==> inputs of run G <==
Design MODULE_STATIC_PROCESS, start of the top module:
module MODULE_STATIC_PROCESS (
    input clk,
    input rst,
    input [3:0] state_info,
    input [11:0] read_from_aux,
    input [11:0] read_from_ram,
    output reg [11:0] write2aux,
    output reg [11:0] write2ram,
    output reg [9:0] write2aux_addr,
    output reg [9:0] read_from_aux_addr,
    output reg [18:0] write2ram_addr,
    output reg[18:0] read_from_ram_addr,
    output reg ena_write_ram,
    output done
);
clock: 25.0 ns
lec_check: 0
cap_margin: 20
cell_pad_in_sites_detail_placement: 0
cell_pad_in_sites_global_placement: 3
core_margin: 2
core_utilization: 47
cts_cluster_diameter: 263
cts_cluster_size: 20
gpl_timing_driven: 1
max_routing_layer: met4
min_routing_layer: met1
place_density: 0.54
slew_margin: 15
tns_end_percent: 70
run.sh (not shown) runs the stock make flow with config.mk's settings and CLKGATE_MAP_FILE=.
==> inputs of run B, as changes to run G <==
- ABC_AREA: unset -> 1
- CAP_MARGIN: 20 -> 5
- CELL_PAD_IN_SITES_DETAIL_PLACEMENT: 0 -> unset
- CELL_PAD_IN_SITES_GLOBAL_PLACEMENT: 3 -> unset
- CORE_UTILIZATION: 47 -> 72
- CTS_CLUSTER_DIAMETER: 263 -> 29
- CTS_CLUSTER_SIZE: 20 -> unset
- GPL_TIMING_DRIVEN: 1 -> unset
- HOLD_SLACK_MARGIN: unset -> -0.09
- MIN_ROUTING_LAYER: met1 -> unset
- PLACE_DENSITY: 0.54 -> 0.6
- SETUP_SLACK_MARGIN: unset -> 3.13
- SLEW_MARGIN: 15 -> 20
- TNS_END_PERCENT: 70 -> unset
==> flow/constraint.sdc (replaced) <==
create_clock -name core_clock -period 28.4 [get_ports {clk}]
set_input_delay 5.6800 -clock core_clock [delete_from_list [all_inputs] [get_ports {clk}]]
set_output_delay 5.6800 -clock core_clock [all_outputs]
set_load 0.01 [all_outputs]
==> inputs of run C, as changes to run G <==
- ABC_AREA: unset -> 1
- CELL_PAD_IN_SITES_DETAIL_PLACEMENT: 0 -> unset
- CELL_PAD_IN_SITES_GLOBAL_PLACEMENT: 3 -> unset
- CORE_UTILIZATION: 47 -> 72
- CTS_CLUSTER_DIAMETER: 263 -> unset
- CTS_CLUSTER_SIZE: 20 -> unset
- GPL_TIMING_DRIVEN: 1 -> unset
- MAX_ROUTING_LAYER: met4 -> unset
- MIN_ROUTING_LAYER: met1 -> unset
- PLACE_DENSITY: 0.54 -> 0.6
- SLEW_MARGIN: 15 -> 20
- TNS_END_PERCENT: 70 -> unset
==> flow/constraint.sdc (replaced) <==
create_clock -name core_clock -period 41.1 [get_ports {clk}]
set_input_delay 8.2200 -clock core_clock [delete_from_list [all_inputs] [get_ports {clk}]]
set_output_delay 8.2200 -clock core_clock [all_outputs]
set_load 0.01 [all_outputs]
==> results <==
Total number of placement rows: run C 81; run B 81; run G 102
Number of different library cells in the post-synthesis netlist: run C 81; run B 81; run G 132
FA/HA/MAJ Cells, Area Fraction: run C 7.149%; run B 7.149%; run G 7.234%
Area fraction in mux cells: run C 0.05952%; run B 0.05952%; run G 2.056%
Compound-cell area share of the yosys netlist: run C 21.83%; run B 21.83%; run G 27.64%
Number of buffers created by CTS: run C 43; run B 89; run G -
Top Ports: run C 114; run B 114; run G -
Number of cells in the yosys synthesis report: run C 5,792; run B 5,792; run G 5,159
Yosys simple share: run C 33.06%; run B 33.06%; run G 26.28%
Fraction of the yosys area taken by sequential cells: run C 20.89%; run B 20.89%; run G 20.41%
Init Core Util: run C 73.01%; run B 73.01%; run G 47.37%
Outcome: run C timing/DRC/antenna clean; run B did not finish; run G did not finish
Stage where the flow stopped: run C -; run B global routing (5_1_grt); run G global placement without I/O (3_1_place_gp_skip_io)
Post-CTS Setup Repair Bufs: run C 0; run B 115; run G -
CTS H-tree lvls: run C 2; run B 3; run G -
Number of hold-repair buffers added at the cts stage: run C 0; run B 0; run G -
Synthesized area per cell: run C 6.170 um^2; run B 6.170 um^2; run G 7.090 um^2
CTS Buffer Depth: run C 3; run B 3; run G -
Horizontal die dimension: run C 226.8 um; run B 226.8 um; run G 283.0 um
# resized after CTS: run C 0; run B 106; run G -
Instance count of the mapped netlist: run C 5,792; run B 5,792; run G 5,159
Half-perimeter wire length after detailed placement: run C 94.83 mm; run B 95.92 mm; run G -
Placer Congestion: run C 1.088; run B 1.114; run G -
Total core area: run C 48,950 um^2; run B 48,950 um^2; run G 77,210 um^2
Placement-stage cell area: run C 37,150 um^2; run B 37,560 um^2; run G -
# port buffers: run C 113; run B 113; run G -
